Design Top, start of the top module:
module Top(
	input  clk,
	input  rst,
	output pwm_left_out,
	output pwm_right_out,
	output [3:0] ctr_dir_out,
	output [2:0] led,
	input  [1:0]hwsignal,
	output [1:0]leds_hw,
	output wire [2:0] led_pwm_ctr,
	output Trig,
	input Echo,
	output En_tag,
	output csb_En_negedge,
	input Rx,
	output Tx,
	output [7:0] data,
	output [7:0] seg_slect
    );
Size: about 2400 cells after synthesis, about 0.017 mm² of cells after synthesis.
make LEC_CHECK=0 ABC_AREA=1 CAP_MARGIN=20 CORE_MARGIN=2 CORE_UTILIZATION=72 CTS_CLUSTER_DIAMETER=379 CTS_CLUSTER_SIZE=73 MAX_ROUTING_LAYER=met4 PLACE_DENSITY=0.95 SLEW_MARGIN=20 finish   # period 4.99 ns
run.sh (not shown) runs the stock make flow with config.mk's settings and CLKGATE_MAP_FILE=.
The first run ended with an error in global routing (5_1_grt) on ODB-0269.
==> next run, changes <==
--- a/flow/config.mk
+++ b/flow/config.mk
@@ -10,7 +10,5 @@
 export CORE_MARGIN = 2
 export CORE_UTILIZATION = 72
-export CTS_CLUSTER_DIAMETER = 379
-export CTS_CLUSTER_SIZE = 73
-export MAX_ROUTING_LAYER = met4
-export PLACE_DENSITY = 0.95
-export SLEW_MARGIN = 20
+export CTS_CLUSTER_SIZE = 90
+export SETUP_SLACK_MARGIN = -0.25
+export SLEW_MARGIN = 5
Result:
- The new run finished but failed the layout checks on setup timing
- synthesized cell count is unchanged
- synthesized area does not change
- die area stays the same
==> next run, changes <==
==> flow/config.mk (replaced) <==
export PLATFORM = sky130hd
export DESIGN_NAME = Top
export DESIGN_NICKNAME = Top
export VERILOG_FILES = /design/flow/design.v
export SDC_FILE = /design/flow/constraint.sdc
export NUM_CORES = 4
export LEC_CHECK = 0
export CAP_MARGIN = 20
export CORE_MARGIN = 2
export CORE_UTILIZATION = 72
export PLACE_DENSITY = 0.67
export SLEW_MARGIN = 20
==> flow/constraint.sdc (replaced) <==
create_clock -name core_clock -period 5.94 [get_ports {clk}]
set_input_delay 1.1880 -clock core_clock [delete_from_list [all_inputs] [get_ports {clk}]]
set_output_delay 1.1880 -clock core_clock [all_outputs]
set_load 0.01 [all_outputs]
The new run produced a layout that fails on setup timing. Cell count came out lower by about 14%. Power came out lower by about 17%. Final area came out lower by about 3.4%. Count of clock-buffer cells in the layout came out lower by 4. Flip-flop count stays the same. Setup slack is worse by 0.040 ns.
==> next run, changes <==
--- a/flow/config.mk
+++ b/flow/config.mk
@@ -6,7 +6,8 @@
 export NUM_CORES = 4
 export LEC_CHECK = 0
+export ABC_AREA = 1
 export CAP_MARGIN = 20
 export CORE_MARGIN = 2
-export CORE_UTILIZATION = 72
-export PLACE_DENSITY = 0.67
+export CORE_UTILIZATION = 70
+export PLACE_DENSITY = 0.6
 export SLEW_MARGIN = 20
==> flow/constraint.sdc (replaced) <==
create_clock -name core_clock -period 5.6 [get_ports {clk}]
set_input_delay 1.1200 -clock core_clock [delete_from_list [all_inputs] [get_ports {clk}]]
set_output_delay 1.1200 -clock core_clock [all_outputs]
set_load 0.01 [all_outputs]
Effect: Now the flow finished clean; non-clock buffer count fell by 189; wire length went down by 18%; total power increases by 5.3%; via count drops by 4.9%; worst hold slack gets worse by 0.022 ns.


## v27
Top again, from the RTL that the note above started with.
Settings: LEC_CHECK=0, ABC_AREA=1, CAP_MARGIN=30, CELL_PAD_IN_SITES_DETAIL_PLACEMENT=0, CELL_PAD_IN_SITES_GLOBAL_PLACEMENT=3, CORE_MARGIN=8, CORE_UTILIZATION=40, CTS_CLUSTER_DIAMETER=173, GPL_TIMING_DRIVEN=0, HOLD_SLACK_MARGIN=0.04, MIN_ROUTING_LAYER=met2, SETUP_SLACK_MARGIN=0.09, SLEW_MARGIN=20, TNS_END_PERCENT=15; clock period 15.6 ns.
Completing all stages was not enough for v27: its layout failed the final checks because of DRC.
### v27 -> v40
Settings: CELL_PAD_IN_SITES_GLOBAL_PLACEMENT removed (was 3); SETUP_SLACK_MARGIN removed (was 0.09); CORE_MARGIN changed from 8 to 2; HOLD_SLACK_MARGIN removed (was 0.04); PLACE_DENSITY newly set to 0.35; MIN_ROUTING_LAYER removed (was met2); TNS_END_PERCENT removed (was 15); GPL_TIMING_DRIVEN removed (was 0); CTS_CLUSTER_DIAMETER removed (was 173); CAP_MARGIN changed from 30 to 20; MAX_ROUTING_LAYER newly set to met4; CTS_CLUSTER_SIZE newly set to 73; CORE_UTILIZATION changed from 40 to 72; CELL_PAD_IN_SITES_DETAIL_PLACEMENT removed (was 0); the clock period (ns, I/O delays scaled along) changed from 15.6 to 4.99.
--- outcome ---
- v40 completed end to end; final checks failed (setup timing).
- Looking only at layout overhead on the synthesized area, and setting everything else aside, the higher value of v27 and v40 goes to v40.
- Relative to v27, met1 global-route usage has increased by 48 points in v40.
- v40 reports a lower power share of the clock group than v27 does.
- The height of the die of v40 falls short of that of v27 by 29%.
- v27 leaves more setup margin than v40.
- Taking v27 as the reference, in v40 final routed DRC violation total down 4, die area down about 50%, fraction of power consumed by combinational cells up 1.1 points, peak per-stage delay on the critical path up 110 ps.
The following lists how v52 was set up differently from v40:
Settings: swapping 0.35 for 0.67 in PLACE_DENSITY; swapping 4.99 for 5.94 in the clock period (ns, I/O delays scaled along).
Findings:
- On worst stage delay on the critical path, v52 tracks v40 almost exactly.
- The lower combinational power share of v52 and v40 is in v52.
- Via count of the first global-routing pass, v52 vs v40: down by more than 10%
- v52 reached the final stage; the timing, DRC and antenna checks on its layout passed.
- v52 vs. v40: setup slack went up 2820 ps, count of buffers not belonging to the clock network in the layout went down about 80%.
[inputs] v8 vs v52
Settings: PLACE_DENSITY: 0.67 -> unset; SETUP_SLACK_MARGIN: unset -> 1.3; ABC_AREA: 1 -> unset; CTS_CLUSTER_SIZE: 73 -> unset; PLACE_DENSITY_LB_ADDON: unset -> 0.0; MAX_ROUTING_LAYER: met4 -> unset; the clock period (ns, I/O delays scaled along): 5.94 -> 4.43.
[summary]
Mean cell area of the mapped netlist: v8 vs v52 up 17%
v8: DPL-0033 in clock tree synthesis -> run aborted
v52 → v8: core area shrank by 1.2%; compound-gate portion of the synthesized area grew by 6.8 points; post-synthesis share of cell area spent on and, or, nand and nor gates shrank by 5.0 points.
Xor/xnor cell area share of the yosys netlist (v8 over v52): increase, 1.7 points
Going from v52 to v8, Yosys chip area now sits lower; final weighted congestion in routability-driven placement decreased by 4.7% relative to the old numbers; full die area went down; yosys cell count went down 398.


== try-indigo ==
Top again, from the RTL that the note above started with.
export LEC_CHECK = 0
export CAP_MARGIN = 15
export CELL_PAD_IN_SITES_GLOBAL_PLACEMENT = 0
export CORE_MARGIN = 2
export CORE_UTILIZATION = 66
export CTS_CLUSTER_DIAMETER = 278
export GPL_TIMING_DRIVEN = 1
export PLACE_DENSITY = 0.79
export SETUP_SLACK_MARGIN = 0.67
export SLEW_MARGIN = 20
create_clock -name core_clock -period 3.99 [get_ports {clk}]
Tool error ODB-0269 stopped try-indigo during 5_1_grt; no final results.
What try-nickel does differently from try-indigo at the input level:
- clearing PLACE_DENSITY, which used to be 0.79
- swapping 0.67 for 1.51 in SETUP_SLACK_MARGIN
- clearing GPL_TIMING_DRIVEN, which used to be 1
- swapping 15 for 20 in CAP_MARGIN
- clearing CELL_PAD_IN_SITES_GLOBAL_PLACEMENT, which used to be 0
- clearing CTS_CLUSTER_DIAMETER, which used to be 278
- swapping 3.99 for 5.79 in the clock period (ns, I/O delays scaled along)
Findings:
- try-nickel: complete, dirty (setup timing)
- Clock buffer count from CTS ends up lower on try-indigo.
- Going from try-indigo to try-nickel, final RePlAce weighted congestion saw a decrease; aoi/oai-family share of the synthesized area has remained practically unchanged.
diff inputs: try-nickel => try-umber
- SETUP_SLACK_MARGIN now 1.67, was 1.51
- CORE_UTILIZATION now 70, was 66
- ABC_AREA now 1, previously not set
- PLACE_DENSITY now 0.35, previously not set
- CORE_ASPECT_RATIO now 0.5, previously not set
- the clock period (ns, I/O delays scaled along) now 5.6, was 5.79
Findings:
- In the summary table, try-umber is marked failed, with error ODB-0269 raised in 5_1_grt.
- Reported for try-umber and try-nickel, number of flops mapped to enable cells by yosys turned out identical to the last digit.
- Synthesized cell count sits higher in try-umber than in try-nickel.
- Comparing count of unique library cells instantiated by Yosys for try-umber and try-nickel, the bigger number came from try-nickel.
Setup changes, try-umber to try-raven
- a change of PLACE_DENSITY from 0.35 to 0.6
- a change of CORE_UTILIZATION from 70 to 40
- a change of SETUP_SLACK_MARGIN from 1.67 to 2.63
- a deleted ABC_AREA that had been 1
- a change of CORE_ASPECT_RATIO from 0.5 to 0.97
- a change of the clock period (ns, I/O delays scaled along) from 5.6 to 10.0
The final layout from try-raven, which completed every stage, passed the timing, DRC and antenna checks at the end of the flow. Compared with try-umber, try-raven shows a lower cell area after synthesis. Comparing placement-stage cell area for try-raven and try-umber, the smaller number came from try-raven. Compared try-raven against try-umber; post-synthesis adder-cell area fraction within noise.
diff inputs: try-raven => try-juniper
- CORE_ASPECT_RATIO removed (was 0.97)
- SETUP_SLACK_MARGIN changed from 2.63 to -0.37
- CTS_CLUSTER_SIZE newly set to 10
- ABC_AREA newly set to 1
- CORE_UTILIZATION changed from 40 to 72
- CTS_CLUSTER_DIAMETER newly set to 193
- the clock period (ns, I/O delays scaled along) changed from 10.0 to 3.78
## What came out
Of try-raven and try-juniper, just one finished clean: try-raven. Taking try-raven as the reference, in try-juniper detailed placement HPWL went up; XOR/XNOR share of the synthesized area now sits lower; area of the synthesized netlist per yosys stat now larger; post-synthesis average cell area now smaller; area share of and/or/nand/nor cells after synthesis went up 5.0 points. Number of cell instances after yosys synthesis delta for try-juniper relative to try-raven: about 20% higher. The combined area of all synthesized cells reported for try-juniper is greater than that of try-raven by 2.6%.
> inputs changed (try-juniper -> try-garnet)
- clearing SETUP_SLACK_MARGIN, which used to be -0.37
- swapping 72 for 68 in CORE_UTILIZATION
- clearing ABC_AREA, which used to be 1
- clearing CTS_CLUSTER_SIZE, which used to be 10
- clearing CTS_CLUSTER_DIAMETER, which used to be 193
- swapping 3.78 for 6.43 in the clock period (ns, I/O delays scaled along)
### Flow results
In try-garnet the implementation completed, yet the final layout does not meet the checks, the culprit being setup timing.
try-garnet vs try-juniper on area figure in the yosys stat output: try-garnet is the lower one.
Relative to try-juniper, register share after synthesis has gone up in try-garnet.
Post-synthesis share of cell area spent on and, or, nand and nor gates, try-juniper and try-garnet, lower one = try-garnet.
Post-synthesis average cell area in try-garnet is 1.2 um2 above try-juniper.


Setup of v45:
Starting RTL as in the previous note.
make LEC_CHECK=0 CAP_MARGIN=20 CORE_ASPECT_RATIO=0.89 CORE_MARGIN=2 CORE_UTILIZATION=72 CTS_CLUSTER_DIAMETER=352 CTS_CLUSTER_SIZE=50 PLACE_DENSITY_LB_ADDON=0.0 SETUP_SLACK_MARGIN=1.3 SLEW_MARGIN=20 finish   # period 4.43 ns
v45 did not finish: a tool error stopped it during 5_1_grt.
The following lists how v44 was set up differently from v45:
- removing CTS_CLUSTER_SIZE (formerly 50)
- removing SETUP_SLACK_MARGIN (formerly 1.3)
- setting PLACE_DENSITY to 0.6 for the first time
- removing CTS_CLUSTER_DIAMETER (formerly 352)
- removing PLACE_DENSITY_LB_ADDON (formerly 0.0)
- removing CORE_ASPECT_RATIO (formerly 0.89)
- changing CORE_UTILIZATION from 72 to 42
- changing the clock period (ns, I/O delays scaled along) from 4.43 to 8.99
- As far as simple-gate share of the synthesized area goes, v45 and v44 are indistinguishable; the numbers are identical.
- v44 vs. v45: number of buffers inserted to repair setup after CTS went down 52; horizontal die dimension increased 23%; die size climbed 69%; initial core utilization down 32 points; total cell area reported by yosys after synthesis has remained practically unchanged.
- In v44 the final estimated routing congestion in global placement turned out 0.19 lower than in v45.
- From v45 to v44 the numbers moved as follows: number of placement rows increased by about 40% relative to the old numbers, maximum buffer depth of the clock tree closely matched the old numbers, worst setup slack before clock tree synthesis increased by 3.06 ns relative to the old numbers.
- v45: GRT-0116 in 5_1_grt -> run aborted
- v44 reached the end of the flow, and the finished layout is clean on the timing, DRC and antenna checks.
Here is what was changed in the inputs of v59 compared with v44.
- putting CORE_ASPECT_RATIO at 0.5 where nothing was set
- putting SETUP_SLACK_MARGIN at 0.71 where nothing was set
- putting CTS_CLUSTER_SIZE at 98 where nothing was set
- swapping 42 for 70 in CORE_UTILIZATION
- putting ABC_AREA at 1 where nothing was set
- swapping 8.99 for 5.6 in the clock period (ns, I/O delays scaled along)
Results
- 5_1_grt: v59 exited with error
- Delta (v59 minus v44): count of unique library cells instantiated by Yosys saw a decrease, mux contribution to synthesized area saw a decrease.
- Cmp v59 and v44 / deepest level of the CTS H-tree / lower: v59
- Side by side, instance tally after logic synthesis turned out higher in v59 than in v44.
- Changes observed in v59 relative to v44: die area -about 38%; fraction of the mapped netlist area in simple logic gates higher.
- Vertical die dimension in v59 vs v44: down 88 µm
- Comparing v59 and v44, the higher synthesized chip area reported by yosys is on v59.
- Instance area after placement: v59 > v44
- Post-cts repair resize count in v59 is 218 above v44.
- Of v59 and v44, the run reporting the lower setup slack at placement was v59.
[inputs] v31 vs v59
- swapping 0.71 for 0.2 in SETUP_SLACK_MARGIN
- putting CTS_CLUSTER_DIAMETER at 193 where nothing was set
- clearing CORE_ASPECT_RATIO, which used to be 0.5
- swapping 70 for 72 in CORE_UTILIZATION
- swapping 98 for 95 in CTS_CLUSTER_SIZE
- swapping 5.6 for 3.78 in the clock period (ns, I/O delays scaled along)
## What came out
v31 did not finish; a tool error ended it in 4_1_cts.
As far as area share of and-or/or-and cells after synthesis is concerned, v31 and v59 perform about the same.
The lower site row count came out of v59.
On share of the core filled by cells before placement: between v31 and v59, it ends up higher for v31.
Relative to v59, placeable core region decreased by 420 µm² in v31.
Looking at post-placement cell area across v31 and v59, the one that comes out lower is v59.
The die height in v31 sits 38% above the value recorded for v59.
Cmp v31 and v59 / worst setup slack before clock tree synthesis / higher: v59
As far as number of flip-flops and latches in the synthesized netlist goes, v59 and v31 are indistinguishable; the numbers are identical.
| die area | v31 vs v59 | better |


Top again, from the RTL that the note above started with.
==> flow/design.v (excerpt) <==
module Top(
	input  clk,
	input  rst,
	output pwm_left_out,
	output pwm_right_out,
	output [3:0] ctr_dir_out,
	output [2:0] led,
	input  [1:0]hwsignal,
	output [1:0]leds_hw,
	output wire [2:0] led_pwm_ctr,
	output Trig,
	input Echo,
	output En_tag,
	output csb_En_negedge,
	input Rx,
	output Tx,
	output [7:0] data,
	output [7:0] seg_slect
    );
make LEC_CHECK=0 ABC_AREA=1 CAP_MARGIN=20 CORE_ASPECT_RATIO=1.04 CORE_MARGIN=8 CORE_UTILIZATION=49 CTS_CLUSTER_SIZE=50 GPL_ROUTABILITY_DRIVEN=0 GPL_TIMING_DRIVEN=1 HOLD_SLACK_MARGIN=0.03 PLACE_DENSITY_LB_ADDON=0.1 SETUP_SLACK_MARGIN=-0.3 SLEW_MARGIN=20 TNS_END_PERCENT=80 finish   # period 4.95 ns
The first run ran to the end with violations: negative setup slack.
Change:
- CORE_ASPECT_RATIO: 1.04 -> not set
- CORE_MARGIN: 8 -> 2
- CORE_UTILIZATION: 49 -> 72
- CTS_CLUSTER_SIZE: 50 -> 14
- GPL_ROUTABILITY_DRIVEN: 0 -> not set
- GPL_TIMING_DRIVEN: 1 -> not set
- HOLD_SLACK_MARGIN: 0.03 -> not set
- PLACE_DENSITY_LB_ADDON: 0.1 -> 0.15
- SETUP_SLACK_MARGIN: -0.3 -> 1.3
- TNS_END_PERCENT: 80 -> not set
- clock period: 4.95 -> 4.43 ns (I/O delays scaled with it)
After rerunning:
- This time the run did not get past clock tree synthesis, error DPL-0038
- synthesized area does not change
- die size went down by 39%
- synthesized cell count stays the same
Change:
- ABC_AREA: 1 -> not set
- CORE_UTILIZATION: 72 -> 40
- CTS_CLUSTER_SIZE: 14 -> not set
- PLACE_DENSITY: not set -> 0.6
- PLACE_DENSITY_LB_ADDON: 0.15 -> not set
- SETUP_SLACK_MARGIN: 1.3 -> not set
- clock period: 4.43 -> 8.99 ns (I/O delays scaled with it)
The new run completed with no timing, DRC or antenna violations.
Die size grows by 73%.
Area after synthesis goes down by 2.5%.
Synthesized cell count is lower by 17%.
Change:
- ABC_AREA: not set -> 1
- CORE_UTILIZATION: 40 -> 70
- PLACE_DENSITY: 0.6 -> not set
- PLACE_DENSITY_LB_ADDON: not set -> 0.11
- SETUP_SLACK_MARGIN: not set -> 1.67
- clock period: 8.99 -> 5.6 ns (I/O delays scaled with it)
=>
- The new run finished but failed the layout checks on negative setup slack
- power is higher by 53%
- sequential power rises by 60%
- design area climbs by 18%
- combinational power went up by 110%
- worst setup slack is worse by 2.6 ns
- register-to-register slack gets worse by 2.6 ns
- wire length is higher by 81%
- first-iteration DRC count grows to 4.2 times its value
- sequential share of layout area came out lower by 4.8 points
Power figures rest on the tool's default switching activity, not on a simulated workload.
